File: flow/design.v
module subtractor_16bits(
    input [15:0] a,
    input [15:0] b,
    input bin,
    output [15:0] diff,
    output bout
);
    assign {bout, diff} = a - b - bin;
endmodule
module adder_16bits(
    input [15:0] a,
    input [15:0] b,
    input cin,
    output [15:0] sum,
    output cout
);
    assign {cout, sum} = a + b + cin;
endmodule
module multiplier_16bits(
    input [15:0] a,
    input [15:0] b,
    output [31:0] product
);
    assign product = a * b;
endmodule
module divider_16bits(
    input [15:0] dividend,
    input [15:0] divisor,
    output [15:0] quotient,
    output [15:0] remainder
);
    assign quotient = dividend / divisor;
    assign remainder = dividend % divisor;
endmodule
module dff_16bit (
    input      [15:0] d,
    input             clk,
    input             rstn,
    input             en,
    output reg [15:0] q
);
    always @(posedge clk) begin
        if (!rstn)
            q <= 16'b0;
        else if (en)
            q <= d;
    end
endmodule
module unified_computing_system (
    input      [15:0] d_a,           
    input      [15:0] d_b,           
    input      [1:0]  op_code,       
    input             clk,
    input             rstn,
    input             en_a,           
    input             en_b,           
    input             en_result,      
    input             cin,            
    input             bin,            
    output reg [31:0] result,         
    output reg [15:0] remainder,      
    output reg        cout,           
    output reg        bout,           
    output reg        overflow_flag,  
    output reg        error_flag      
);
    wire [15:0] q_a;            
    wire [15:0] q_b;            
    wire [15:0] sum_result;
    wire        sum_cout;
    wire [15:0] diff_result;
    wire        diff_bout;
    wire [31:0] product_result;
    wire [15:0] quotient_result;
    wire [15:0] remainder_result;
    reg [31:0] temp_result;
    reg [15:0] temp_remainder;
    reg        temp_cout;
    reg        temp_bout;
    reg        temp_overflow;
    reg        temp_error;
    dff_16bit register_a_inst (
        .d   (d_a),
        .clk (clk),
        .rstn(rstn),
        .en  (en_a),
        .q   (q_a)
    );
    dff_16bit register_b_inst (
        .d   (d_b),
        .clk (clk),
        .rstn(rstn),
        .en  (en_b),
        .q   (q_b)
    );
    adder_16bits adder_inst (
        .a   (q_a),
        .b   (q_b),
        .cin (cin),
        .sum (sum_result),
        .cout(sum_cout)
    );
    subtractor_16bits subtractor_inst (
        .a    (q_a),
        .b    (q_b),
        .bin  (bin),
        .diff (diff_result),
        .bout (diff_bout)
    );
    multiplier_16bits multiplier_inst (
        .a      (q_a),
        .b      (q_b),
        .product(product_result)
    );
    divider_16bits divider_inst (
        .dividend (q_a),
        .divisor  (q_b),
        .quotient (quotient_result),
        .remainder(remainder_result)
    );
    always @(*) begin
        temp_result = 32'b0;
        temp_remainder = 16'b0;
        temp_cout = 1'b0;
        temp_bout = 1'b0;
        temp_overflow = 1'b0;
        temp_error = 1'b0;
        case(op_code)
            2'b00: begin  
                temp_result = {16'b0, sum_result};
                temp_cout = sum_cout;
                if ((q_a[15] == q_b[15]) && (sum_result[15] != q_a[15])) begin
                    temp_overflow = 1'b1;
                end
            end
            2'b01: begin  
                temp_result = {16'b0, diff_result};
                temp_bout = diff_bout;
                if ((q_a[15] != q_b[15]) && (diff_result[15] != q_a[15])) begin
                    temp_overflow = 1'b1;
                end
            end
            2'b10: begin  
                temp_result = product_result;
                if (product_result[31:16] != 16'b0 && 
                    product_result[31:16] != 16'hFFFF) begin
                    temp_overflow = 1'b1;
                end
            end
            2'b11: begin  
                if (q_b == 16'b0) begin  
                    temp_result = 32'b0;
                    temp_error = 1'b1;
                end else begin
                    temp_result = {16'b0, quotient_result};  
                    temp_remainder = remainder_result;
                end
            end
            default: begin
            end
        endcase
    end
    always @(posedge clk) begin
        if (!rstn) begin
            result <= 32'b0;
            remainder <= 16'b0;
            cout <= 1'b0;
            bout <= 1'b0;
            overflow_flag <= 1'b0;
            error_flag <= 1'b0;
        end
        else if (en_result) begin
            result <= temp_result;
            remainder <= temp_remainder;
            cout <= temp_cout;
            bout <= temp_bout;
            overflow_flag <= temp_overflow;
            error_flag <= temp_error;
        end
    end
endmodule
File: flow/run.sh
#!/bin/bash
# the make line also repeats each setting of config.mk as NAME=value (left out here)
make -C /OpenROAD-flow-scripts/flow DESIGN_CONFIG=/design/flow/config.mk WORK_HOME=/design/flow/orfs CLKGATE_MAP_FILE= finish
File: flow/config.mk
export PLATFORM = sky130hd
export DESIGN_NAME = unified_computing_system
export DESIGN_NICKNAME = unified_computing_system
export VERILOG_FILES = /design/flow/design.v
export SDC_FILE = /design/flow/constraint.sdc
export NUM_CORES = 4
export LEC_CHECK = 0
export ABC_AREA = 1
export CAP_MARGIN = 20
export CORE_ASPECT_RATIO = 1.91
export CORE_MARGIN = 2
export CORE_UTILIZATION = 51
export CTS_CLUSTER_DIAMETER = 396
export CTS_CLUSTER_SIZE = 100
export MAX_ROUTING_LAYER = met4
export PLACE_DENSITY_LB_ADDON = 0.3
export SETUP_SLACK_MARGIN = -0.83
export SLEW_MARGIN = 5
export TNS_END_PERCENT = 5
File: flow/constraint.sdc
create_clock -name core_clock -period 26.0 [get_ports {clk}]
set_input_delay 5.2000 -clock core_clock [delete_from_list [all_inputs] [get_ports {clk}]]
set_output_delay 5.2000 -clock core_clock [all_outputs]
set_load 0.01 [all_outputs]
==> results of run 1 <==
[final cells by class]
class                      count  area, µm²
inverter                     638       2440
timing repair buffer         233       2040
multi-input combinational   2254      17400
clock buffer                   9        225
tap                          525        657
clock inverter                 7       76.3
sequential                    84       1690
timing repair inverter         3       23.8
fill                        3894      16800
[metal layers]
| metal | vias to the layer above | global-route usage (%) |
|---|---|---|
| li1 | 9927 | - |
| met1 | 10000 | 30.4 |
| met2 | 756 | 65.0 |
| met3 | 452 | 4.31 |
| met4 | 0 | 31.9 |
| met5 | - | - |
[metrics by stage]
step | cells | hold WS, ns | TNS [ns]
floorplan | 3094 | 0.490 | 0
global placement | 3680 | 0.452 | 0
detailed placement | 3680 | 0.454 | -1.52
CTS | 3696 | 0.465 | -2.51
global route | 3753 | 0.486 | -17.56
finish | 3753 | 0.463 | 0
[repair_timing]
action	4_1_cts	5_1_grt
buffers inserted	0	56
gates resized	0	187
endpoints found under the setup margin	0	18
==> impl_metrics.ini, run 1 <==
; yosys + openroad results
[outcome]
status = finished clean

[synthesis]
synthSimpleGateAreaFrac_pct = 26.3
synth.area.top_cells = sky130_fd_sc_hd__fa_1 (19%), sky130_fd_sc_hd__ha_1 (17%), sky130_fd_sc_hd__nand2_1 (13%)
async_set_or_reset_register_ratio_after_synthesis_pct = 0
synthesis_area_per_yosys_um2 = 21400
synth.net_count = 3624
synth.top_cell.area_share_pct = 18.7
synth_sequential_area_ratio_pct = 7.87
post_synth_edffs = 0
synth-adder-area-share_pct = 35.6
most_instantiated_library_cell_after_synthesis = sky130_fd_sc_hd__nand2_1
mux_area_share_pct = 0
postSynth.topFlopCell = sky130_fd_sc_hd__dfxtp_1
synth.cell_area_um2 = 21400
synth_compound_gate_area_share_pct = 12.6
top_area_cell = sky130_fd_sc_hd__fa_1
syn_inst = 3094
topCombFamilyByArea = adder cells
ys_cells = 3094
ys_types = 68
synthesis.area_per_instance_um2 = 6.90
yosysWarningCount = 2
ys_ff = 84
synth.top_cells.by_count = sky130_fd_sc_hd__nand2_1 (761), sky130_fd_sc_hd__inv_1 (601), sky130_fd_sc_hd__ha_1 (290), sky130_fd_sc_hd__a21oi_1 (216), sky130_fd_sc_hd__fa_1 (199)
synth-xor-area-share_pct = 3.44

[floorplan]
floorplan.core_area_um2 = 41400
fp.dieW_um = 152
fp-utilization_pct = 51.6
fp.dieArea_um2 = 43600
placementRows = 103
i_o_pin_count = 93
die_outline_height_um = 287

[detailed_routing]
met1_length_um = 24100
diode_count = 0
routed.top_layer = met4
routed-via-count = 21200
drt_drc_violations_left = 0
drt-total-wl_um = 75900
drt_pre_antenna_iters = 5
ant_nets_after_route = 0
drt_first_iter_violations = 960
via_per_inst = 5.64
met3RoutedLength_um = 3270
met2_wirelength_um = 39900
detail_route.wl_per_cell_um = 20.2

[setup_path]
critical_path.slowest_cell = sky130_fd_sc_hd__nor4_2
cp_class = reg -> reg
timing.critical_path.from_type = flip-flop
critical_path_depth = 228
max_stage_delay_ns = 0.37
reg2reg_from = register_b_inst.q[0]$_SDFFE_PN0P_
timing.critical_path.mode_cell = sky130_fd_sc_hd__nand2_1
cp_data_arrival_time_ns = 25.35
worst_setup_path_startpoint = register_b_inst.q[0]$_SDFFE_PN0P_
worst-r2r-setup-slack_ns = 0.98
critical_path.endpoint_type = flip-flop
critical_path.endpoint = remainder[14]$_SDFFE_PN0P_
path_max_fanout = 8
worstPathRequired_ns = 26.32
timing.reg2reg.worst_path_depth = 228
worstReg2RegEnd = remainder[14]$_SDFFE_PN0P_
cp.buffers_inverters = 25
critical_path.top_delay_family = simple AND/OR/NAND/NOR gates

[placement]
io_buffer_count = 92
detailedPlacementHpwl_um = 61200
placement.cell_area_um2 = 23000
place_ws_ns = -0.298
gp_routability_congestion = 1.06

[final_layout]
syn2layout_area_growth_pct = 15.1
postLayoutCoreUtil_pct = 59.5
post-route-cell-area_um2 = 24600
finalNetCount = 3753

[clocking]
clkLatencyLatePin_ns = 0.39
numClockSinks = 84
postCtsHoldBufs = 0
ctsLongestPathBuffers = 2
h-tree-depth = 3
numCtsBuffers = 9
clockRootBuffer = sky130_fd_sc_hd__clkbuf_16
path_clk_slew_ns = 0.08
tritoncts = yes

[run]
cap_violations = 0
tool_warnings = 46

[worst_hold_path]
min-delay-path-class = reg -> reg
worstHoldEndpoint = result[27]$_SDFFE_PN0P_
hold_depth = 2
hold_path.startpoint = result[27]$_SDFFE_PN0P_

[timing]
hold_violations = 0
report.final.setup_viol = 0
post-route-min-period_ns = 25.02
finalClockSkew_ns = 0.0205
fin_max_slew_vios = 0
period_used_pct = 96.2
tightest_slew_ns = 0.982
achievable-frequency_mhz = 40.0
final_worst_slack_ns = 0.975
slew-limit-headroom_pct = 34.3

[global_route]
grt_max_degree = 54
grt_usage_pct = 35.0
grt_overflow_total = 0
antenna_violations_before_repair = 0
grt_first_pass_wirelength_um = 115000
first_global_vias = 22300
==> run 2: changes to the inputs <==
Settings changed: CORE_ASPECT_RATIO 1.91 to not set, CORE_UTILIZATION 51 to 72, CTS_CLUSTER_DIAMETER 396 to 393, CTS_CLUSTER_SIZE 100 to 97, MAX_ROUTING_LAYER met4 to not set, PLACE_DENSITY set to 0.4, PLACE_DENSITY_LB_ADDON 0.3 to not set, SETUP_SLACK_MARGIN -0.83 to 4.97, SLEW_MARGIN 5 to 20.
Clock period 26.0 ns to 17.0 ns, I/O delays scaled along.
==> impl_metrics.ini, run 2 <==
; yosys + openroad results
[synthesis]
yosysWarningCount = 2
most_instantiated_library_cell_after_synthesis = sky130_fd_sc_hd__nand2_1
synth.net_count = 3624
synthSimpleGateAreaFrac_pct = 26.3
syn_inst = 3094
synth-adder-area-share_pct = 35.6
synthesis_area_per_yosys_um2 = 21400
synth.area.top_cells = sky130_fd_sc_hd__fa_1 (19%), sky130_fd_sc_hd__ha_1 (17%), sky130_fd_sc_hd__nand2_1 (13%)
synth_compound_gate_area_share_pct = 12.6
topCombFamilyByArea = adder cells
ys_ff = 84
synth.top_cells.by_count = sky130_fd_sc_hd__nand2_1 (761), sky130_fd_sc_hd__inv_1 (601), sky130_fd_sc_hd__ha_1 (290), sky130_fd_sc_hd__a21oi_1 (216), sky130_fd_sc_hd__fa_1 (199)
synthesis.area_per_instance_um2 = 6.90
ys_types = 68
synth_sequential_area_ratio_pct = 7.87
mux_area_share_pct = 0
synth.cell_area_um2 = 21400
top_area_cell = sky130_fd_sc_hd__fa_1
ys_cells = 3094
post_synth_edffs = 0
postSynth.topFlopCell = sky130_fd_sc_hd__dfxtp_1
synth-xor-area-share_pct = 3.44
async_set_or_reset_register_ratio_after_synthesis_pct = 0
synth.top_cell.area_share_pct = 18.7

[floorplan]
floorplan.core_area_um2 = 29400
fp.dieW_um = 176
fp-utilization_pct = 72.6
placementRows = 63
i_o_pin_count = 93
die_outline_height_um = 176
fp.dieArea_um2 = 31100

[global_route]
grt_overflow_total = 85
grt_usage_pct = 74.9

[placement]
dp.cells = 4002
gp_routability_congestion = 1.02
io_buffer_count = 92
placement.cell_area_um2 = 26500
detailedPlacementHpwl_um = 62200
place_ws_ns = -7.39

[outcome]
status = stopped before the end
stop_stage = 5_1_grt
run.stop_error = [ERROR GRT-0116] Global routing finished with congestion. Check the congestion regions in the DRC Viewer.

[clocking]
h-tree-depth = 3
ctsLongestPathBuffers = 2
clockRootBuffer = sky130_fd_sc_hd__clkbuf_16
numClockSinks = 84
postCtsHoldBufs = 0
numCtsBuffers = 9
run 2: metrics by stage:
stage / TNS, ns
after floorplan: -98.66
after global placement: -95.67
after detailed placement: -133.00
after CTS: -121.56
run 2: layer usage:
layer	GRT overflow	global-route usage, %
met1	2	73.5
met5	0	23.7
met2	44	94.4
met3	4	56.2
met4	35	78.1
run 2: what timing repair did:
item | in CTS
buffers inserted | 45
endpoints found under the setup margin | 24
pin swaps | 99
resized | 104
cloned | 2
==> run 3: changes to the inputs <==
Settings changed: ABC_AREA 1 to not set, CELL_PAD_IN_SITES_DETAIL_PLACEMENT set to 2, CELL_PAD_IN_SITES_GLOBAL_PLACEMENT set to 2, CORE_UTILIZATION 72 to 25, CTS_CLUSTER_DIAMETER 393 to not set, CTS_CLUSTER_SIZE 97 to not set, GPL_ROUTABILITY_DRIVEN set to 0, HOLD_SLACK_MARGIN set to 0.27, MAX_ROUTING_LAYER set to met4, MIN_ROUTING_LAYER set to met2, PLACE_DENSITY 0.4 to 0.81, SETUP_SLACK_MARGIN 4.97 to not set, SLEW_MARGIN 20 to 40, TNS_END_PERCENT 5 to not set.
Clock period 17.0 ns to 45.5 ns, I/O delays scaled along.
==> impl_metrics.ini, run 3 <==
; yosys + openroad results
[timing]
fin_max_slew_vios = 0
report.final.setup_viol = 0
grt_setup_unrepaired = false
slew-limit-headroom_pct = 37.1
hold_ws_ns = 0.473
achievable-frequency_mhz = 29.2
period_used_pct = 75.4
tightest_slew_ns = 0.942
setup_total_negative_slack_ns = 0
finalClockSkew_ns = 0.0168
hold_violations = 0
post-route-min-period_ns = 34.30

[run]
tool_warnings = 46
cap_violations = 0

[global_route]
antenna_violations_before_repair = 1
met3_usage_pct = 46.5
grt_util_met2_pct = 42.5
grt.busiest_layer = met3
first_global_vias = 31900
grt_overflow_total = 0
grtUsageMet1_pct = 0
grt_max_degree = 44
grt_first_pass_wirelength_um = 145000
grt_usage_pct = 37.7

[final_layout]
fill_cells = 9388
finalNetCount = 3161
syn2layout_area_growth_pct = 13.1

[synthesis]
synth_sequential_area_ratio_pct = 8.28
ys_types = 83
most_instantiated_library_cell_after_synthesis = sky130_fd_sc_hd__inv_1
ys_cells = 2569
syn_inst = 2569
synthesis_area_per_yosys_um2 = 20300
synth.area.top_cells = sky130_fd_sc_hd__fa_1 (20%), sky130_fd_sc_hd__ha_1 (18%), sky130_fd_sc_hd__dfxtp_1 (8.3%)
async_set_or_reset_register_ratio_after_synthesis_pct = 0
ys_ff = 84
top_area_cell = sky130_fd_sc_hd__fa_1
synth.cell_area_um2 = 20300
synth.net_count = 3099
yosysWarningCount = 2
synth-xor-area-share_pct = 5.09
synth.top_cells.by_count = sky130_fd_sc_hd__inv_1 (321), sky130_fd_sc_hd__ha_1 (290), sky130_fd_sc_hd__nand2_1 (288), sky130_fd_sc_hd__nor2_1 (226), sky130_fd_sc_hd__fa_1 (199)
synth_compound_gate_area_share_pct = 19.4
synthSimpleGateAreaFrac_pct = 18.5
synth.top_cell.area_share_pct = 19.6
synthesis.area_per_instance_um2 = 7.90
topCombFamilyByArea = adder cells
mux_area_share_pct = 3.32
postSynth.topFlopCell = sky130_fd_sc_hd__dfxtp_1
synth-adder-area-share_pct = 37.5
post_synth_edffs = 0

[setup_path]
timing.critical_path.from_type = flip-flop
cp_class = reg -> reg
max_stage_delay_ns = 0.70
timing.reg2reg.worst_path_depth = 126
reg2reg_from = register_b_inst.q[10]$_SDFFE_PN0P_
worstReg2RegEnd = remainder[11]$_SDFFE_PN0P_
cp.buffers_inverters = 7
critical_path.endpoint_type = flip-flop
critical_path.slowest_cell = sky130_fd_sc_hd__o21ai_0
critical_path_depth = 126
worstPathRequired_ns = 45.82
cp_data_arrival_time_ns = 34.62
path_max_fanout = 18
worst-r2r-setup-slack_ns = 11.20
critical_path.top_delay_family = AND-OR/OR-AND gates
critical_path.endpoint = remainder[11]$_SDFFE_PN0P_
worst_setup_path_startpoint = register_b_inst.q[10]$_SDFFE_PN0P_

[clocking]
numClockSinks = 84
post_cts_resize_count = 0
clockRootBuffer = sky130_fd_sc_hd__clkbuf_16
path_clk_slew_ns = 0.09
clkLatencyLatePin_ns = 0.42
postCtsHoldBufs = 0
tritoncts = yes
cts_post_setup_buffers_inserted = 0
h-tree-depth = 3
numCtsBuffers = 9
ctsLongestPathBuffers = 2

[detailed_routing]
routed-via-count = 27300
drt_pre_antenna_iters = 10
via_per_inst = 7.36
ant_nets_after_route = 0
drt-total-wl_um = 97500
drt_first_iter_violations = 5195
detail_route.wl_per_cell_um = 26.3
drt_drc_violations_left = 0

[worst_hold_path]
min-delay-path-class = reg -> reg
hold_depth = 2
hold_path.startpoint = remainder[15]$_SDFFE_PN0P_
worstHoldEndpoint = remainder[15]$_SDFFE_PN0P_

[floorplan]
fp-utilization_pct = 25.2
placementRows = 104
fp.dieArea_um2 = 83500
floorplan.core_area_um2 = 80400
die_outline_height_um = 289
i_o_pin_count = 93
fp.dieW_um = 289

[placement]
io_buffer_count = 92
detailedPlacementHpwl_um = 72400

[outcome]
status = finished clean
-- run 3: metal layers --
metal	vias up	wire length (µm)	part of all wire [%]
met5	-	0	0
met4	0	12100	12
met3	1122	38900	40
met1	9226	0	0
met2	8139	46400	48
li1	8822	-	-
-- run 3: layout make-up --
| cell class | count | area [µm²] | share of cell area [%] |
|---|---|---|---|
| multi-input cells | 2060 | 17100 | 74.3 |
| flip-flops and latches | 84 | 1680 | 7.32 |
| repair buffers | 149 | 1340 | 5.83 |
| well taps | 1060 | 1330 | 5.78 |
| inverters | 327 | 1230 | 5.34 |
| clock buffers | 9 | 225 | 0.981 |
| clock inverters | 7 | 66.3 | 0.289 |
| diodes | 16 | 40.0 | 0.174 |
-- run 3: stage by stage --
step	worst slack [ns]	cells	utilization (%)	area, µm²
3_5_place_dp	12.51	3680	28.1	22600
2_1_floorplan	17.32	2569	-	20300
6_report	11.20	3712	28.6	23000
5_1_grt	8.79	3698	28.5	22900
3_3_place_gp	13.77	3680	28.1	22600
4_1_cts	12.36	3696	28.5	22900
==> run 4: changes to the inputs <==
Settings changed: ABC_AREA set to 1, CELL_PAD_IN_SITES_DETAIL_PLACEMENT 2 to not set, CELL_PAD_IN_SITES_GLOBAL_PLACEMENT 2 to not set, CORE_UTILIZATION 25 to 62, CTS_CLUSTER_DIAMETER set to 194, CTS_CLUSTER_SIZE set to 97, GPL_ROUTABILITY_DRIVEN 0 to not set, HOLD_SLACK_MARGIN 0.27 to not set, MAX_ROUTING_LAYER met4 to not set, MIN_ROUTING_LAYER met2 to not set, PLACE_DENSITY 0.81 to not set, SLEW_MARGIN 40 to 20.
Clock period 45.5 ns to 16.1 ns, I/O delays scaled along.
==> impl_metrics.ini, run 4 <==
; yosys + openroad results
[outcome]
status = stopped before the end
stop_stage = 5_1_grt
run.stop_error = [ERROR GRT-0232] Routing congestion too high. Check the congestion heatmap in the GUI.

[synthesis]
synth-adder-area-share_pct = 35.6
synthesis.area_per_instance_um2 = 6.90
postSynth.topFlopCell = sky130_fd_sc_hd__dfxtp_1
ys_cells = 3094
synth_compound_gate_area_share_pct = 12.6
synth.area.top_cells = sky130_fd_sc_hd__fa_1 (19%), sky130_fd_sc_hd__ha_1 (17%), sky130_fd_sc_hd__nand2_1 (13%)
synth_sequential_area_ratio_pct = 7.87
synth.top_cells.by_count = sky130_fd_sc_hd__nand2_1 (761), sky130_fd_sc_hd__inv_1 (601), sky130_fd_sc_hd__ha_1 (290), sky130_fd_sc_hd__a21oi_1 (216), sky130_fd_sc_hd__fa_1 (199)
synthSimpleGateAreaFrac_pct = 26.3
yosysWarningCount = 2
synth.top_cell.area_share_pct = 18.7
synthesis_area_per_yosys_um2 = 21400
synth.cell_area_um2 = 21400
async_set_or_reset_register_ratio_after_synthesis_pct = 0
post_synth_edffs = 0
top_area_cell = sky130_fd_sc_hd__fa_1
synth.net_count = 3624
most_instantiated_library_cell_after_synthesis = sky130_fd_sc_hd__nand2_1
ys_types = 68
topCombFamilyByArea = adder cells
syn_inst = 3094
mux_area_share_pct = 0
ys_ff = 84
synth-xor-area-share_pct = 3.44

[floorplan]
die_outline_height_um = 190
placementRows = 67
i_o_pin_count = 93
fp-utilization_pct = 63.4
fp.dieArea_um2 = 36000
fp.dieW_um = 190
floorplan.core_area_um2 = 33700

[placement]
io_buffer_count = 92
gp_routability_congestion = 0.984
detailedPlacementHpwl_um = 60100
dp.cells = 4061

[clocking]
h-tree-depth = 3
clockRootBuffer = sky130_fd_sc_hd__clkbuf_16
numCtsBuffers = 9
numClockSinks = 84
ctsLongestPathBuffers = 2

[global_route]
grt_overflow_total = 1188
grt_usage_pct = 93.6
run 4: repair_timing:
action,in CTS
hold buffers,0
pin swaps,201
endpoints found under the setup margin,21
gates cloned,4
setup buffers,241
gates resized,168
run 4: through the flow:
step           area, µm²  setup slack [ns]  setup TNS [ns]
2_1_floorplan      22000             -6.47         -113.62
3_3_place_gp       26900             -6.51         -117.15
3_5_place_dp       26900             -7.78         -142.78
4_1_cts            29800             -7.19         -131.33
run 4: metal layers:
layer	GRT overflow	track usage, %
met4	355	104
met5	4	57.3
met1	35	88.7
met3	49	80.2
met2	745	109
==> run 5: changes to the inputs <==
Settings changed: ABC_AREA 1 to not set, CORE_UTILIZATION 62 to 40, CTS_CLUSTER_DIAMETER 194 to not set, CTS_CLUSTER_SIZE 97 to not set.
Clock period 16.1 ns to 20.7 ns, I/O delays scaled along.
==> impl_metrics.ini, run 5 <==
; yosys + openroad results
[timing]
fin_max_slew_vios = 0
slew-limit-headroom_pct = 33.7
period_used_pct = 121
post-route-min-period_ns = 25.15
report.final.setup_viol = 19
achievable-frequency_mhz = 39.8
finalClockSkew_ns = 0.0190
hold_ws_ns = 0.451
tightest_slew_ns = 0.985
grt_setup_unrepaired = true
final_worst_slack_ns = -4.45
hold_violations = 0

[synthesis]
synth_compound_gate_area_share_pct = 19.4
synth.net_count = 3099
postSynth.topFlopCell = sky130_fd_sc_hd__dfxtp_1
synth.top_cells.by_count = sky130_fd_sc_hd__inv_1 (321), sky130_fd_sc_hd__ha_1 (290), sky130_fd_sc_hd__nand2_1 (288), sky130_fd_sc_hd__nor2_1 (226), sky130_fd_sc_hd__fa_1 (199)
synth_sequential_area_ratio_pct = 8.28
most_instantiated_library_cell_after_synthesis = sky130_fd_sc_hd__inv_1
synth.cell_area_um2 = 20300
top_area_cell = sky130_fd_sc_hd__fa_1
synth-xor-area-share_pct = 5.09
synthesis.area_per_instance_um2 = 7.90
syn_inst = 2569
synth.area.top_cells = sky130_fd_sc_hd__fa_1 (20%), sky130_fd_sc_hd__ha_1 (18%), sky130_fd_sc_hd__dfxtp_1 (8.3%)
synthesis_area_per_yosys_um2 = 20300
synthSimpleGateAreaFrac_pct = 18.5
ys_cells = 2569
synth-adder-area-share_pct = 37.5
ys_ff = 84
post_synth_edffs = 0
async_set_or_reset_register_ratio_after_synthesis_pct = 0
yosysWarningCount = 2
ys_types = 83
topCombFamilyByArea = adder cells
mux_area_share_pct = 3.32
synth.top_cell.area_share_pct = 19.6

[placement]
dp.cells = 3730
gp_routability_congestion = 0.988
io_buffer_count = 92
place_ws_ns = -5.01
detailedPlacementHpwl_um = 61500

[detailed_routing]
detail_route.wl_per_cell_um = 20.8
drt_first_iter_violations = 1601
via_per_inst = 5.63
drt-total-wl_um = 80300
routed-via-count = 21700
drt_pre_antenna_iters = 7
diode_count = 0
ant_nets_after_route = 0
drt_drc_violations_left = 0

[outcome]
status = finished with violations
checkFailReasons = negative setup slack

[run]
tool_warnings = 49
cap_violations = 0

[setup_path]
worstPathRequired_ns = 20.98
critical_path_depth = 128
cp.buffers_inverters = 16
worst-r2r-setup-slack_ns = -4.45
timing.critical_path.from_type = flip-flop
critical_path.endpoint_type = flip-flop
reg2reg_from = register_b_inst.q[11]$_SDFFE_PN0P_
critical_path.slowest_cell = sky130_fd_sc_hd__a311oi_4
timing.critical_path.mode_cell = sky130_fd_sc_hd__o21a_1
critical_path.endpoint = remainder[6]$_SDFFE_PN0P_
path_max_fanout = 7
worst_setup_path_startpoint = register_b_inst.q[11]$_SDFFE_PN0P_
max_stage_delay_ns = 0.44
timing.reg2reg.worst_path_depth = 128
worstReg2RegEnd = remainder[6]$_SDFFE_PN0P_
critical_path.top_delay_family = AND-OR/OR-AND gates
cp_class = reg -> reg
cp_data_arrival_time_ns = 25.43

[clocking]
tritoncts = yes
ctsLongestPathBuffers = 2
clockRootBuffer = sky130_fd_sc_hd__clkbuf_16
numCtsBuffers = 9
clkLatencyLatePin_ns = 0.39
numClockSinks = 84
path_clk_slew_ns = 0.08
h-tree-depth = 3

[worst_hold_path]
hold_depth = 2
worstHoldEndpoint = remainder[1]$_SDFFE_PN0P_
min-delay-path-class = reg -> reg
hold_path.startpoint = remainder[1]$_SDFFE_PN0P_

[floorplan]
fp.dieW_um = 229
placementRows = 82
die_outline_height_um = 229
fp-utilization_pct = 40.5
floorplan.core_area_um2 = 50200
fp.dieArea_um2 = 52600
i_o_pin_count = 93

[final_layout]
postLayoutCoreUtil_pct = 56.0
syn2layout_area_growth_pct = 38.4
finalNonFillerCells = 3859
fill_cells = 4591
finalNetCount = 3712

[global_route]
grt_max_degree = 69
grt_usage_pct = 30.3
grt_first_pass_wirelength_um = 124000
first_global_vias = 22100
antenna_violations_before_repair = 1
grt_overflow_total = 0
[run 5: layer usage]
metal  global-route usage [%]  share of wire (%)  vias to the layer above
met4                     13.6                5.1                        0
li1                         -                  -                     9995
met1                     38.5                 42                    10600
met2                     50.6                 46                      865
met5                        0                  0                        -
met3                     4.63                7.3                      247
[run 5: final cells by class]
class                           count  area (µm²)  share of cell area (%)
Clock buffer                       10         239                   0.851
Clock inverter                      6         118                   0.419
Inverter                          327        1230                    4.38
Multi-Input combinational cell   2061       18400                    65.5
Sequential cell                    84        1680                    6.00
Tap cell                          672         841                    2.99
Timing Repair Buffer              699        5590                    19.9
[run 5: what timing repair did]
| action | CTS | global route |
|---|---|---|
| cloned | 1 | 0 |
| hold buffers | 0 | 0 |
| pin swaps | 106 | 103 |
| resized | 134 | 94 |
| setup buffers | 73 | 43 |
| setup endpoints to repair | 19 | 19 |
[run 5: stage by stage]
| step | cell area [µm²] | TNS (ns) |
|---|---|---|
| 3_3_place_gp | 25800 | -74.46 |
| 6_report | 28100 | -77.55 |
| 2_1_floorplan | 20800 | -76.80 |
| 4_1_cts | 27300 | -67.33 |
| 5_1_grt | 28100 | -97.90 |
| 3_5_place_dp | 25800 | -87.27 |
==> run 6: changes to the inputs <==
Settings changed: CORE_UTILIZATION 40 to 72, PLACE_DENSITY_LB_ADDON set to 0.07, SETUP_SLACK_MARGIN set to 3.94, TNS_END_PERCENT set to 5.
Clock period 20.7 ns to 26.0 ns, I/O delays scaled along.
==> impl_metrics.ini, run 6 <==
; yosys + openroad results
[synthesis]
synth.top_cell.area_share_pct = 19.6
synth.net_count = 3099
synth_compound_gate_area_share_pct = 19.4
postSynth.topFlopCell = sky130_fd_sc_hd__dfxtp_1
ys_ff = 84
synth-adder-area-share_pct = 37.5
synth.top_cells.by_count = sky130_fd_sc_hd__inv_1 (321), sky130_fd_sc_hd__ha_1 (290), sky130_fd_sc_hd__nand2_1 (288), sky130_fd_sc_hd__nor2_1 (226), sky130_fd_sc_hd__fa_1 (199)
async_set_or_reset_register_ratio_after_synthesis_pct = 0
synthesis_area_per_yosys_um2 = 20300
syn_inst = 2569
synth-xor-area-share_pct = 5.09
post_synth_edffs = 0
synth.area.top_cells = sky130_fd_sc_hd__fa_1 (20%), sky130_fd_sc_hd__ha_1 (18%), sky130_fd_sc_hd__dfxtp_1 (8.3%)
ys_types = 83
synth.cell_area_um2 = 20300
top_area_cell = sky130_fd_sc_hd__fa_1
most_instantiated_library_cell_after_synthesis = sky130_fd_sc_hd__inv_1
ys_cells = 2569
mux_area_share_pct = 3.32
synthesis.area_per_instance_um2 = 7.90
synthSimpleGateAreaFrac_pct = 18.5
topCombFamilyByArea = adder cells
yosysWarningCount = 2
synth_sequential_area_ratio_pct = 8.28

[outcome]
run.stop_error = [ERROR GRT-0232] Routing congestion too high. Check the congestion heatmap in the GUI.
status = stopped before the end
stop_stage = 5_1_grt

[placement]
detailedPlacementHpwl_um = 55200
io_buffer_count = 92
place_ws_ns = -1.27
gp_routability_congestion = 1.11

[clocking]
h-tree-depth = 3
clockRootBuffer = sky130_fd_sc_hd__clkbuf_16
ctsLongestPathBuffers = 2
numClockSinks = 84
numCtsBuffers = 9

[floorplan]
fp.dieArea_um2 = 29600
die_outline_height_um = 172
floorplan.core_area_um2 = 27800
placementRows = 61
fp.dieW_um = 172
fp-utilization_pct = 73.1
i_o_pin_count = 93

[global_route]
grt_usage_pct = 91.1
grt_overflow_total = 524
-- run 6: stage by stage --
| stage | hold WS, ns | utilization [%] | area (µm²) | cells |
|---|---|---|---|---|
| floorplan | 0.484 | - | 20800 | 2569 |
| global placement | 0.438 | 80.7 | 22400 | 3043 |
| detailed placement | 0.450 | 80.7 | 22400 | 3043 |
| CTS | 0.466 | 88.7 | 24600 | 3204 |
-- run 6: per-layer routing --
layer	track usage [%]	overflow
met4	95.7	156
met3	83.6	53
met1	87.3	36
met5	67.7	5
met2	101	274
-- run 6: repair_timing --
item / 4_1_cts
pin swaps: 113
hold buffers: 0
cloned: 1
endpoints found under the hold margin: 0
resized: 159
setup buffers: 144
setup endpoints to repair: 19
==> run 7: changes to the inputs <==
Settings changed: ABC_AREA set to 1, CAP_MARGIN 20 to 15, CELL_PAD_IN_SITES_DETAIL_PLACEMENT set to 1, CELL_PAD_IN_SITES_GLOBAL_PLACEMENT set to 3, CORE_MARGIN 2 to 9, CORE_UTILIZATION 72 to 52, CTS_CLUSTER_SIZE set to 71, GPL_ROUTABILITY_DRIVEN set to 0, GPL_TIMING_DRIVEN set to 0, HOLD_SLACK_MARGIN set to 0.02, MAX_ROUTING_LAYER set to met4, PLACE_DENSITY set to 0.54, PLACE_DENSITY_LB_ADDON 0.07 to not set, SETUP_SLACK_MARGIN 3.94 to 5.0, SLEW_MARGIN 20 to 10, TNS_END_PERCENT 5 to 95.
Clock period 26.0 ns to 40.3 ns, I/O delays scaled along.
==> impl_metrics.ini, run 7 <==
; yosys + openroad results
[floorplan]
fp.dieW_um = 221
placementRows = 73
fp.dieArea_um2 = 48700
fp-utilization_pct = 53.1
die_outline_height_um = 221
floorplan.core_area_um2 = 40200

[synthesis]
synth.net_count = 3624
synth.cell_area_um2 = 21400
async_set_or_reset_register_ratio_after_synthesis_pct = 0
top_area_cell = sky130_fd_sc_hd__fa_1
synth.top_cells.by_count = sky130_fd_sc_hd__nand2_1 (761), sky130_fd_sc_hd__inv_1 (601), sky130_fd_sc_hd__ha_1 (290), sky130_fd_sc_hd__a21oi_1 (216), sky130_fd_sc_hd__fa_1 (199)
synth_sequential_area_ratio_pct = 7.87
synth_compound_gate_area_share_pct = 12.6
ys_cells = 3094
ys_types = 68
synthesis.area_per_instance_um2 = 6.90
ys_ff = 84
synth.area.top_cells = sky130_fd_sc_hd__fa_1 (19%), sky130_fd_sc_hd__ha_1 (17%), sky130_fd_sc_hd__nand2_1 (13%)
synth.top_cell.area_share_pct = 18.7
most_instantiated_library_cell_after_synthesis = sky130_fd_sc_hd__nand2_1
synth-xor-area-share_pct = 3.44
topCombFamilyByArea = adder cells
syn_inst = 3094
synth-adder-area-share_pct = 35.6
postSynth.topFlopCell = sky130_fd_sc_hd__dfxtp_1
synthesis_area_per_yosys_um2 = 21400
yosysWarningCount = 2
mux_area_share_pct = 0
post_synth_edffs = 0
synthSimpleGateAreaFrac_pct = 26.3

[outcome]
run.stop_error = [ERROR GPL-0301] Utilization 121.586 % exceeds 100%.
stop_stage = 3_1_place_gp_skip_io
status = stopped before the end
==> run 8: changes to the inputs <==
Settings changed: CAP_MARGIN 15 to 20, CELL_PAD_IN_SITES_DETAIL_PLACEMENT 1 to not set, CELL_PAD_IN_SITES_GLOBAL_PLACEMENT 3 to not set, CORE_MARGIN 9 to 2, CORE_UTILIZATION 52 to 57, CTS_CLUSTER_DIAMETER set to 194, CTS_CLUSTER_SIZE 71 to 97, GPL_ROUTABILITY_DRIVEN 0 to not set, GPL_TIMING_DRIVEN 0 to not set, HOLD_SLACK_MARGIN 0.02 to not set, MAX_ROUTING_LAYER met4 to not set, PLACE_DENSITY 0.54 to not set, SETUP_SLACK_MARGIN 5.0 to not set, SLEW_MARGIN 10 to 20, TNS_END_PERCENT 95 to not set.
Clock period 40.3 ns to 15.2 ns, I/O delays scaled along.
==> impl_metrics.ini, run 8 <==
; yosys + openroad results
[outcome]
status = finished with violations
checkFailReasons = negative setup slack

[setup_path]
critical_path.top_delay_family = simple AND/OR/NAND/NOR gates
critical_path.endpoint_type = flip-flop
worst-r2r-setup-slack_ns = -8.98
critical_path_depth = 218
critical_path.slowest_cell = sky130_fd_sc_hd__dfxtp_4
cp_data_arrival_time_ns = 24.42
worst_setup_path_startpoint = register_b_inst.q[0]$_SDFFE_PN0P_
path_max_fanout = 9
worstPathRequired_ns = 15.44
max_stage_delay_ns = 0.36
worstReg2RegEnd = remainder[15]$_SDFFE_PN0P_
timing.reg2reg.worst_path_depth = 218
timing.critical_path.mode_cell = sky130_fd_sc_hd__nand2_2
timing.critical_path.from_type = flip-flop
cp_class = reg -> reg
critical_path.endpoint = remainder[15]$_SDFFE_PN0P_
cp.buffers_inverters = 26
reg2reg_from = register_b_inst.q[0]$_SDFFE_PN0P_

[clocking]
path_clk_slew_ns = 0.07
numCtsBuffers = 9
clkLatencyLatePin_ns = 0.37
clockRootBuffer = sky130_fd_sc_hd__clkbuf_16
numClockSinks = 84
h-tree-depth = 3
tritoncts = yes
ctsLongestPathBuffers = 2

[placement]
gp_routability_congestion = 1.01
place_ws_ns = -8.52
detailedPlacementHpwl_um = 59100
io_buffer_count = 92
dp.cells = 4080

[global_route]
first_global_vias = 23900
grt_first_pass_wirelength_um = 119000
antenna_violations_before_repair = 1
grt_usage_pct = 39.3
grt_max_degree = 54
grt_overflow_total = 0

[synthesis]
ys_ff = 84
synth-xor-area-share_pct = 3.44
synthSimpleGateAreaFrac_pct = 26.3
most_instantiated_library_cell_after_synthesis = sky130_fd_sc_hd__nand2_1
top_area_cell = sky130_fd_sc_hd__fa_1
synth_sequential_area_ratio_pct = 7.87
async_set_or_reset_register_ratio_after_synthesis_pct = 0
topCombFamilyByArea = adder cells
synth.cell_area_um2 = 21400
postSynth.topFlopCell = sky130_fd_sc_hd__dfxtp_1
synth.top_cells.by_count = sky130_fd_sc_hd__nand2_1 (761), sky130_fd_sc_hd__inv_1 (601), sky130_fd_sc_hd__ha_1 (290), sky130_fd_sc_hd__a21oi_1 (216), sky130_fd_sc_hd__fa_1 (199)
yosysWarningCount = 2
synthesis.area_per_instance_um2 = 6.90
synth_compound_gate_area_share_pct = 12.6
synth-adder-area-share_pct = 35.6
synth.net_count = 3624
synth.area.top_cells = sky130_fd_sc_hd__fa_1 (19%), sky130_fd_sc_hd__ha_1 (17%), sky130_fd_sc_hd__nand2_1 (13%)
post_synth_edffs = 0
ys_types = 68
syn_inst = 3094
synth.top_cell.area_share_pct = 18.7
mux_area_share_pct = 0
synthesis_area_per_yosys_um2 = 21400
ys_cells = 3094

[timing]
hold_violations = 0
achievable-frequency_mhz = 41.3
period_used_pct = 159
final_worst_slack_ns = -8.98
post-route-min-period_ns = 24.18
finalClockSkew_ns = 0.0148
fin_max_slew_vios = 0
report.final.setup_viol = 22
slew-limit-headroom_pct = 32.5
grt_setup_unrepaired = true
tightest_slew_ns = 1.01

[final_layout]
finalNetCount = 4260
syn2layout_area_growth_pct = 38.7
finalNonFillerCells = 4203
fill_cells = 2528

[detailed_routing]
drt-total-wl_um = 81700
routed.top_layer = met5
ant_nets_after_route = 0
drt_first_iter_violations = 1878
drt_pre_antenna_iters = 6
routed-via-count = 23900
met3RoutedLength_um = 6950
detail_route.wl_per_cell_um = 19.4
drt_drc_violations_left = 0
met1_length_um = 29100
met2_wirelength_um = 38600
via_per_inst = 5.68
diode_count = 0

[floorplan]
placementRows = 70
die_outline_height_um = 198
floorplan.core_area_um2 = 36800
fp-utilization_pct = 58.1
fp.dieArea_um2 = 39000
i_o_pin_count = 93
fp.dieW_um = 198

[run]
cap_violations = 0
tool_warnings = 51

[worst_hold_path]
hold_path.startpoint = result[17]$_SDFFE_PN0P_
hold_depth = 2
min-delay-path-class = reg -> reg
worstHoldEndpoint = result[17]$_SDFFE_PN0P_
## run 8: per-layer routing
metal | track usage (%) | vias to the layer above
met5 | 0 | -
met4 | 23.9 | 2
met3 | 7.58 | 499
met2 | 69.0 | 1238
met1 | 44.0 | 11200
li1 | - | 10900
## run 8: timing repair
item / in CTS / in global routing
pin swaps: 69 / 198
hold buffers: 0 / 0
setup buffers: 33 / 71
gates resized: 95 / 236
hold endpoints to repair: 0 / 0
endpoints found under the setup margin: 22 / 22
gates cloned: 4 / 2
## run 8: layout make-up
type	instances	area, µm²	area share (%)
multi-input cells	2254	18600	62.7
repair buffers	739	5970	20.2
inverters	638	2460	8.30
flip-flops and latches	84	1690	5.69
well taps	468	586	1.98
clock buffers	11	253	0.853
clock inverters	5	65.1	0.220
repair inverters	4	31.3	0.106
## run 8: metrics by stage
step / setup TNS (ns) / hold slack [ns] / utilization [%] / cell area [µm²]
global placement: -136.70 / 0.453 / 73.2 / 26900
global route: -196.93 / 0.488 / 80.5 / 29600
CTS: -143.11 / 0.466 / 75.9 / 27900
detailed placement: -156.94 / 0.455 / 73.2 / 26900
finish: -167.42 / 0.465 / 80.5 / 29600
floorplan: -132.44 / 0.486 / - / 22000
==> run 9: changes to the inputs <==
Settings changed: ABC_AREA 1 to not set, CAP_MARGIN 20 to 0, CORE_UTILIZATION 57 to 72, CTS_CLUSTER_DIAMETER 194 to 203, CTS_CLUSTER_SIZE 97 to 34, GPL_ROUTABILITY_DRIVEN set to 0, PLACE_DENSITY_LB_ADDON set to 0.06, SETUP_SLACK_MARGIN set to 0.99.
Clock period 15.2 ns to 14.1 ns, I/O delays scaled along.
==> impl_metrics.ini, run 9 <==
; yosys + openroad results
[synthesis]
post_synth_edffs = 0
synth-xor-area-share_pct = 5.09
most_instantiated_library_cell_after_synthesis = sky130_fd_sc_hd__inv_1
synth_compound_gate_area_share_pct = 19.4
syn_inst = 2569
synth.cell_area_um2 = 20300
synthSimpleGateAreaFrac_pct = 18.5
synthesis_area_per_yosys_um2 = 20300
mux_area_share_pct = 3.32
synth.net_count = 3099
synth.area.top_cells = sky130_fd_sc_hd__fa_1 (20%), sky130_fd_sc_hd__ha_1 (18%), sky130_fd_sc_hd__dfxtp_1 (8.3%)
ys_types = 83
synth_sequential_area_ratio_pct = 8.28
yosysWarningCount = 2
synth.top_cells.by_count = sky130_fd_sc_hd__inv_1 (321), sky130_fd_sc_hd__ha_1 (290), sky130_fd_sc_hd__nand2_1 (288), sky130_fd_sc_hd__nor2_1 (226), sky130_fd_sc_hd__fa_1 (199)
synth.top_cell.area_share_pct = 19.6
ys_cells = 2569
synthesis.area_per_instance_um2 = 7.90
top_area_cell = sky130_fd_sc_hd__fa_1
ys_ff = 84
async_set_or_reset_register_ratio_after_synthesis_pct = 0
postSynth.topFlopCell = sky130_fd_sc_hd__dfxtp_1
topCombFamilyByArea = adder cells
synth-adder-area-share_pct = 37.5

[floorplan]
fp.dieArea_um2 = 29600
fp.dieW_um = 172
floorplan.core_area_um2 = 27800
i_o_pin_count = 93
die_outline_height_um = 172
fp-utilization_pct = 73.1
placementRows = 61

[placement]
io_buffer_count = 92
place_ws_ns = -11.68
dp.cells = 3395
detailedPlacementHpwl_um = 65000
placement.cell_area_um2 = 25100

[outcome]
run.stop_error = [ERROR DPL-0033] detailed placement checks failed during check placement.
status = stopped before the end
stop_stage = 4_1_cts
[run 9: stage by stage]
step	util [%]	hold WS, ns
after floorplan	-	0.473
after global placement	90.4	0.452
after detailed placement	90.4	0.476
==> run 10: changes to the inputs <==
Settings changed: CAP_MARGIN 0 to 20, CELL_PAD_IN_SITES_GLOBAL_PLACEMENT set to 0, CORE_UTILIZATION 72 to 68, CTS_CLUSTER_DIAMETER 203 to not set, CTS_CLUSTER_SIZE 34 to not set, PLACE_DENSITY_LB_ADDON 0.06 to 0.2, SETUP_SLACK_MARGIN 0.99 to 5.0, TNS_END_PERCENT set to 5.
Clock period 14.1 ns to 17.0 ns, I/O delays scaled along.
==> impl_metrics.ini, run 10 <==
; yosys + openroad results
[outcome]
status = stopped before the end
stop_stage = 5_1_grt
run.stop_error = [ERROR GRT-0232] Routing congestion too high. Check the congestion heatmap in the GUI.

[synthesis]
ys_cells = 2569
post_synth_edffs = 0
topCombFamilyByArea = adder cells
async_set_or_reset_register_ratio_after_synthesis_pct = 0
synthesis.area_per_instance_um2 = 7.90
mux_area_share_pct = 3.32
synth_compound_gate_area_share_pct = 19.4
synth-xor-area-share_pct = 5.09
synth_sequential_area_ratio_pct = 8.28
syn_inst = 2569
synth.net_count = 3099
most_instantiated_library_cell_after_synthesis = sky130_fd_sc_hd__inv_1
synth-adder-area-share_pct = 37.5
synthesis_area_per_yosys_um2 = 20300
synth.top_cell.area_share_pct = 19.6
synth.top_cells.by_count = sky130_fd_sc_hd__inv_1 (321), sky130_fd_sc_hd__ha_1 (290), sky130_fd_sc_hd__nand2_1 (288), sky130_fd_sc_hd__nor2_1 (226), sky130_fd_sc_hd__fa_1 (199)
top_area_cell = sky130_fd_sc_hd__fa_1
synthSimpleGateAreaFrac_pct = 18.5
ys_ff = 84
ys_types = 83
synth.area.top_cells = sky130_fd_sc_hd__fa_1 (20%), sky130_fd_sc_hd__ha_1 (18%), sky130_fd_sc_hd__dfxtp_1 (8.3%)
synth.cell_area_um2 = 20300
postSynth.topFlopCell = sky130_fd_sc_hd__dfxtp_1
yosysWarningCount = 2

[clocking]
ctsLongestPathBuffers = 2
numCtsBuffers = 9
numClockSinks = 84
postCtsHoldBufs = 0
h-tree-depth = 3
clockRootBuffer = sky130_fd_sc_hd__clkbuf_16

[floorplan]
die_outline_height_um = 177
placementRows = 63
floorplan.core_area_um2 = 29500
fp-utilization_pct = 68.9
i_o_pin_count = 93
fp.dieArea_um2 = 31200
fp.dieW_um = 177

[placement]
detailedPlacementHpwl_um = 62200
placement.cell_area_um2 = 25300
place_ws_ns = -8.89
io_buffer_count = 92

[global_route]
grt_overflow_total = 744
grt_usage_pct = 90.5
-- run 10: timing repair --
| action | CTS |
|---|---|
| buffers inserted | 82 |
| setup endpoints to repair | 24 |
| cloned | 1 |
| gates resized | 120 |
| pin swaps | 120 |
-- run 10: per-layer routing --
layer | overflow | GRT usage [%]
met5 | 6 | 55.4
met4 | 219 | 97.9
met1 | 25 | 86.3
met3 | 21 | 78.6
met2 | 473 | 105
-- run 10: per-stage QoR --
stage / util [%] / instances
after CTS: 90.9 / 3530
after floorplan: - / 2569
after global placement: 85.8 / 3431
after detailed placement: 85.8 / 3431
==> run 11: changes to the inputs <==
Settings changed: ABC_AREA set to 1, CELL_PAD_IN_SITES_GLOBAL_PLACEMENT 0 to not set, CORE_UTILIZATION 68 to 62, CTS_CLUSTER_DIAMETER set to 147, CTS_CLUSTER_SIZE set to 97, GPL_ROUTABILITY_DRIVEN 0 to not set, PLACE_DENSITY set to 0.39, PLACE_DENSITY_LB_ADDON 0.2 to not set, SETUP_SLACK_MARGIN 5.0 to -1.42, TNS_END_PERCENT 5 to 15.
Clock period 17.0 ns to 14.4 ns, I/O delays scaled along.
==> impl_metrics.ini, run 11 <==
; yosys + openroad results
[outcome]
status = finished with violations
checkFailReasons = negative setup slack

[detailed_routing]
drt_drc_violations_left = 0
diode_count = 0
drt_first_iter_violations = 2653
routed-via-count = 25200
ant_nets_after_route = 0
drt_pre_antenna_iters = 6
via_per_inst = 6.03
detail_route.wl_per_cell_um = 21.0
drt-total-wl_um = 87900

[placement]
detailedPlacementHpwl_um = 58500
gp_routability_congestion = 1.01
placement.cell_area_um2 = 26800
io_buffer_count = 92
place_ws_ns = -9.49

[clocking]
tritoncts = yes
ctsLongestPathBuffers = 2
numClockSinks = 84
clockRootBuffer = sky130_fd_sc_hd__clkbuf_16
h-tree-depth = 3
numCtsBuffers = 9
path_clk_slew_ns = 0.08
clkLatencyLatePin_ns = 0.39

[worst_hold_path]
hold_depth = 2
hold_path.startpoint = result[19]$_SDFFE_PN0P_
worstHoldEndpoint = result[19]$_SDFFE_PN0P_
min-delay-path-class = reg -> reg

[timing]
setup_total_negative_slack_ns = -214.06
hold_ws_ns = 0.462
finalClockSkew_ns = 0.0208
final_worst_slack_ns = -11.14
report.final.setup_viol = 23
post-route-min-period_ns = 25.54
fin_max_slew_vios = 0
period_used_pct = 177
hold_violations = 0
slew-limit-headroom_pct = 33.2
tightest_slew_ns = 1.00
achievable-frequency_mhz = 39.1
grt_setup_unrepaired = true

[setup_path]
cp.buffers_inverters = 31
worst_setup_path_startpoint = register_b_inst.q[0]$_SDFFE_PN0P_
critical_path.slowest_cell = sky130_fd_sc_hd__dfxtp_4
cp_data_arrival_time_ns = 25.85
worstReg2RegEnd = remainder[9]$_SDFFE_PN0P_
critical_path.top_delay_family = simple AND/OR/NAND/NOR gates
path_max_fanout = 7
worst-r2r-setup-slack_ns = -11.14
critical_path.endpoint = remainder[9]$_SDFFE_PN0P_
timing.critical_path.from_type = flip-flop
timing.critical_path.mode_cell = sky130_fd_sc_hd__nand2_2
cp_class = reg -> reg
timing.reg2reg.worst_path_depth = 225
critical_path.endpoint_type = flip-flop
reg2reg_from = register_b_inst.q[0]$_SDFFE_PN0P_
worstPathRequired_ns = 14.71
critical_path_depth = 225
max_stage_delay_ns = 0.36

[global_route]
antenna_violations_before_repair = 5
first_global_vias = 25000
grt_usage_pct = 43.5
grt_max_degree = 54
grt_first_pass_wirelength_um = 123000
grt_overflow_total = 0

[floorplan]
fp.dieArea_um2 = 36000
floorplan.core_area_um2 = 33700
fp-utilization_pct = 63.4
i_o_pin_count = 93
placementRows = 67
fp.dieW_um = 190
die_outline_height_um = 190

[final_layout]
finalNetCount = 4255
post-route-cell-area_um2 = 29200
postLayoutCoreUtil_pct = 86.5
syn2layout_area_growth_pct = 36.5
fill_cells = 1811

[synthesis]
postSynth.topFlopCell = sky130_fd_sc_hd__dfxtp_1
top_area_cell = sky130_fd_sc_hd__fa_1
synthSimpleGateAreaFrac_pct = 26.3
synth_compound_gate_area_share_pct = 12.6
synth.top_cells.by_count = sky130_fd_sc_hd__nand2_1 (761), sky130_fd_sc_hd__inv_1 (601), sky130_fd_sc_hd__ha_1 (290), sky130_fd_sc_hd__a21oi_1 (216), sky130_fd_sc_hd__fa_1 (199)
synth-adder-area-share_pct = 35.6
synthesis.area_per_instance_um2 = 6.90
synth-xor-area-share_pct = 3.44
async_set_or_reset_register_ratio_after_synthesis_pct = 0
synth.net_count = 3624
synth.top_cell.area_share_pct = 18.7
ys_types = 68
yosysWarningCount = 2
syn_inst = 3094
synthesis_area_per_yosys_um2 = 21400
topCombFamilyByArea = adder cells
synth.cell_area_um2 = 21400
ys_ff = 84
most_instantiated_library_cell_after_synthesis = sky130_fd_sc_hd__nand2_1
synth_sequential_area_ratio_pct = 7.87
ys_cells = 3094
synth.area.top_cells = sky130_fd_sc_hd__fa_1 (19%), sky130_fd_sc_hd__ha_1 (17%), sky130_fd_sc_hd__nand2_1 (13%)
post_synth_edffs = 0
mux_area_share_pct = 0

[run]
tool_warnings = 51
cap_violations = 0
## run 11: final cells by class
class / instances / area [µm²] / share of cell area (%)
multi-input combinational: 2254 / 18300 / 62.7
timing repair buffer: 735 / 5860 / 20.1
inverter: 638 / 2440 / 8.36
sequential: 84 / 1690 / 5.78
tap: 448 / 561 / 1.92
clock buffer: 9 / 225 / 0.772
clock inverter: 7 / 80.1 / 0.275
timing repair inverter: 3 / 20.0 / 0.0687
## run 11: metrics by stage
stage / cells
floorplan: 3094
global placement: 4056
CTS: 4125
finish: 4178
detailed placement: 4056
global route: 4178
## run 11: layer usage
metal	global-route usage, %	routed length [µm]	up-vias	share of wire (%)
met2	74.7	39400	1832	45
met3	8.39	9460	790	11
met1	47.4	29200	11600	33
met4	34.0	9730	8	11
li1	-	-	10900	-
met5	0	55	-	0.063
## run 11: timing repair
action / 4_1_cts / 5_1_grt
buffers inserted: 51 / 54
hold buffers: 0 / 0
cloned: 3 / 1
gates resized: 102 / 196
pin swaps: 81 / 175
setup endpoints to repair: 21 / 22
==> run 12: changes to the inputs <==
Settings changed: ABC_AREA 1 to not set, CORE_UTILIZATION 62 to 70, CTS_CLUSTER_DIAMETER 147 to not set, CTS_CLUSTER_SIZE 97 to 34, PLACE_DENSITY 0.39 to not set, SETUP_SLACK_MARGIN -1.42 to 3.33, TNS_END_PERCENT 15 to not set.
Clock period 14.4 ns to 14.1 ns, I/O delays scaled along.
==> impl_metrics.ini, run 12 <==
; yosys + openroad results
[synthesis]
synth.cell_area_um2 = 20300
top_area_cell = sky130_fd_sc_hd__fa_1
topCombFamilyByArea = adder cells
syn_inst = 2569
synthesis.area_per_instance_um2 = 7.90
ys_ff = 84
synth.top_cell.area_share_pct = 19.6
mux_area_share_pct = 3.32
most_instantiated_library_cell_after_synthesis = sky130_fd_sc_hd__inv_1
synth_compound_gate_area_share_pct = 19.4
synthesis_area_per_yosys_um2 = 20300
synth-adder-area-share_pct = 37.5
synth-xor-area-share_pct = 5.09
synth.area.top_cells = sky130_fd_sc_hd__fa_1 (20%), sky130_fd_sc_hd__ha_1 (18%), sky130_fd_sc_hd__dfxtp_1 (8.3%)
post_synth_edffs = 0
ys_types = 83
synth.net_count = 3099
postSynth.topFlopCell = sky130_fd_sc_hd__dfxtp_1
ys_cells = 2569
yosysWarningCount = 2
synth_sequential_area_ratio_pct = 8.28
synth.top_cells.by_count = sky130_fd_sc_hd__inv_1 (321), sky130_fd_sc_hd__ha_1 (290), sky130_fd_sc_hd__nand2_1 (288), sky130_fd_sc_hd__nor2_1 (226), sky130_fd_sc_hd__fa_1 (199)
async_set_or_reset_register_ratio_after_synthesis_pct = 0
synthSimpleGateAreaFrac_pct = 18.5

[placement]
io_buffer_count = 92
gp_routability_congestion = 1.13
place_ws_ns = -11.63
detailedPlacementHpwl_um = 63400

[floorplan]
floorplan.core_area_um2 = 28600
fp.dieW_um = 174
fp-utilization_pct = 70.9
die_outline_height_um = 174
i_o_pin_count = 93
fp.dieArea_um2 = 30400
placementRows = 62

[clocking]
h-tree-depth = 3
clockRootBuffer = sky130_fd_sc_hd__clkbuf_16
ctsLongestPathBuffers = 2
numCtsBuffers = 9
numClockSinks = 84

[global_route]
grt_usage_pct = 80.8
grt_overflow_total = 88

[outcome]
run.stop_error = [ERROR GRT-0116] Global routing finished with congestion. Check the congestion regions in the DRC Viewer.
status = stopped before the end
stop_stage = 5_1_grt
-- run 12: through the flow --
stage	hold WS, ns	std cells	instance area, µm²	setup TNS [ns]
after floorplan	0.473	2569	20800	-212.09
after CTS	0.484	3522	26900	-202.57
after detailed placement	0.470	3426	25300	-224.92
after global placement	0.443	3426	25300	-198.07
-- run 12: what timing repair did --
| item | CTS |
|---|---|
| cloned | 2 |
| gates resized | 134 |
| buffers inserted | 78 |
| pin swaps | 79 |
| endpoints found under the setup margin | 25 |
| hold buffers | 0 |
| endpoints found under the hold margin | 0 |
-- run 12: per-layer routing --
layer / GRT overflow / global-route usage [%]
met1: 2 / 80.4
met3: 1 / 65.8
met5: 0 / 33.2
met4: 40 / 82.6
met2: 45 / 96.7
==> run 13: changes to the inputs <==
Settings changed: CORE_UTILIZATION 70 to 63, CTS_CLUSTER_SIZE 34 to not set, SETUP_SLACK_MARGIN 3.33 to not set.
Clock period 14.1 ns to 11.6 ns, I/O delays scaled along.
==> impl_metrics.ini, run 13 <==
; yosys + openroad results
[outcome]
status = finished with violations
checkFailReasons = negative setup slack

[setup_path]
critical_path.top_delay_family = AND-OR/OR-AND gates
timing.reg2reg.worst_path_depth = 132
path_max_fanout = 8
max_stage_delay_ns = 0.55
worst_setup_path_startpoint = register_b_inst.q[12]$_SDFFE_PN0P_
critical_path_depth = 132
timing.critical_path.from_type = flip-flop
critical_path.slowest_cell = sky130_fd_sc_hd__or4_4
timing.critical_path.mode_cell = sky130_fd_sc_hd__buf_4
critical_path.endpoint = remainder[12]$_SDFFE_PN0P_
worstPathRequired_ns = 11.84
worstReg2RegEnd = remainder[12]$_SDFFE_PN0P_
cp_class = reg -> reg
cp.buffers_inverters = 21
worst-r2r-setup-slack_ns = -14.29
critical_path.endpoint_type = flip-flop
reg2reg_from = register_b_inst.q[12]$_SDFFE_PN0P_
cp_data_arrival_time_ns = 26.13

[synthesis]
synth.cell_area_um2 = 20300
synth.net_count = 3099
yosysWarningCount = 2
postSynth.topFlopCell = sky130_fd_sc_hd__dfxtp_1
synth.area.top_cells = sky130_fd_sc_hd__fa_1 (20%), sky130_fd_sc_hd__ha_1 (18%), sky130_fd_sc_hd__dfxtp_1 (8.3%)
synth-xor-area-share_pct = 5.09
synth_sequential_area_ratio_pct = 8.28
most_instantiated_library_cell_after_synthesis = sky130_fd_sc_hd__inv_1
synth_compound_gate_area_share_pct = 19.4
synth-adder-area-share_pct = 37.5
ys_ff = 84
async_set_or_reset_register_ratio_after_synthesis_pct = 0
syn_inst = 2569
topCombFamilyByArea = adder cells
ys_types = 83
synthesis_area_per_yosys_um2 = 20300
mux_area_share_pct = 3.32
synth.top_cell.area_share_pct = 19.6
top_area_cell = sky130_fd_sc_hd__fa_1
ys_cells = 2569
post_synth_edffs = 0
synth.top_cells.by_count = sky130_fd_sc_hd__inv_1 (321), sky130_fd_sc_hd__ha_1 (290), sky130_fd_sc_hd__nand2_1 (288), sky130_fd_sc_hd__nor2_1 (226), sky130_fd_sc_hd__fa_1 (199)
synthSimpleGateAreaFrac_pct = 18.5
synthesis.area_per_instance_um2 = 7.90

[clocking]
numCtsBuffers = 9
h-tree-depth = 3
postCtsHoldBufs = 0
clkLatencyLatePin_ns = 0.37
tritoncts = yes
path_clk_slew_ns = 0.08
numClockSinks = 84
ctsLongestPathBuffers = 2
clockRootBuffer = sky130_fd_sc_hd__clkbuf_16

[worst_hold_path]
worstHoldEndpoint = remainder[1]$_SDFFE_PN0P_
hold_depth = 2
min-delay-path-class = reg -> reg
hold_path.startpoint = remainder[1]$_SDFFE_PN0P_

[final_layout]
finalNetCount = 3709
syn2layout_area_growth_pct = 35.7
post-route-cell-area_um2 = 27500

[detailed_routing]
diode_count = 0
drt_pre_antenna_iters = 8
routed-via-count = 23900
detail_route.wl_per_cell_um = 24.5
ant_nets_after_route = 0
drt_first_iter_violations = 2965
drt-total-wl_um = 87900
via_per_inst = 6.66
drt_drc_violations_left = 0

[global_route]
grt_overflow_total = 0
grt_first_pass_wirelength_um = 129000
antenna_violations_before_repair = 3
grt_max_degree = 69
grt_usage_pct = 49.8
first_global_vias = 24300

[floorplan]
fp.dieArea_um2 = 33700
floorplan.core_area_um2 = 31600
die_outline_height_um = 183
fp.dieW_um = 183
i_o_pin_count = 93
fp-utilization_pct = 64.2
placementRows = 65

[timing]
finalClockSkew_ns = 0.0130
grt_setup_unrepaired = true
post-route-min-period_ns = 25.89
fin_max_slew_vios = 0
hold_violations = 0
period_used_pct = 223
final_worst_slack_ns = -14.29
tightest_slew_ns = 1.10
slew-limit-headroom_pct = 26.4
achievable-frequency_mhz = 38.6
report.final.setup_viol = 24

[run]
cap_violations = 0
tool_warnings = 53

[placement]
detailedPlacementHpwl_um = 60900
placement.cell_area_um2 = 25400
gp_routability_congestion = 1.03
io_buffer_count = 92
==> run 13: per-stage QoR <==
stage / util [%] / hold slack, ns / instances / worst slack (ns) / TNS [ns]
floorplan: - / 0.473 / 2569 / -13.53 / -270.15
global placement: 80.4 / 0.456 / 3455 / -13.08 / -260.57
detailed placement: 80.4 / 0.468 / 3455 / -13.96 / -279.37
CTS: 85.3 / 0.480 / 3559 / -12.79 / -254.07
global route: 87.1 / 0.518 / 3586 / -15.55 / -314.84
finish: 87.1 / 0.502 / 3586 / -14.29 / -285.85
==> run 13: layout make-up <==
| cell class | count | area (µm²) |
|---|---|---|
| clock buffers | 9 | 225 |
| clock inverters | 7 | 80.1 |
| fillers | 1626 | 4100 |
| inverters | 327 | 1230 |
| multi-input cells | 2061 | 18300 |
| flip-flops and latches | 84 | 1690 |
| well taps | 402 | 503 |
| repair buffers | 696 | 5550 |
==> run 13: routing by layer <==
layer	track usage, %	vias up	wire length [µm]
met5	0	-	11
met4	40.0	2	9000
met3	13.2	774	12200
met2	78.9	2038	37700
met1	57.0	11100	29000
li1	-	9991	-
==> run 13: what timing repair did <==
| item | 4_1_cts | 5_1_grt |
|---|---|---|
| endpoints found under the setup margin | 24 | 24 |
| endpoints found under the hold margin | 0 | 0 |
| pin swaps | 67 | 55 |
| buffers inserted | 88 | 30 |
| cloned | 1 | 0 |
| resized | 126 | 80 |
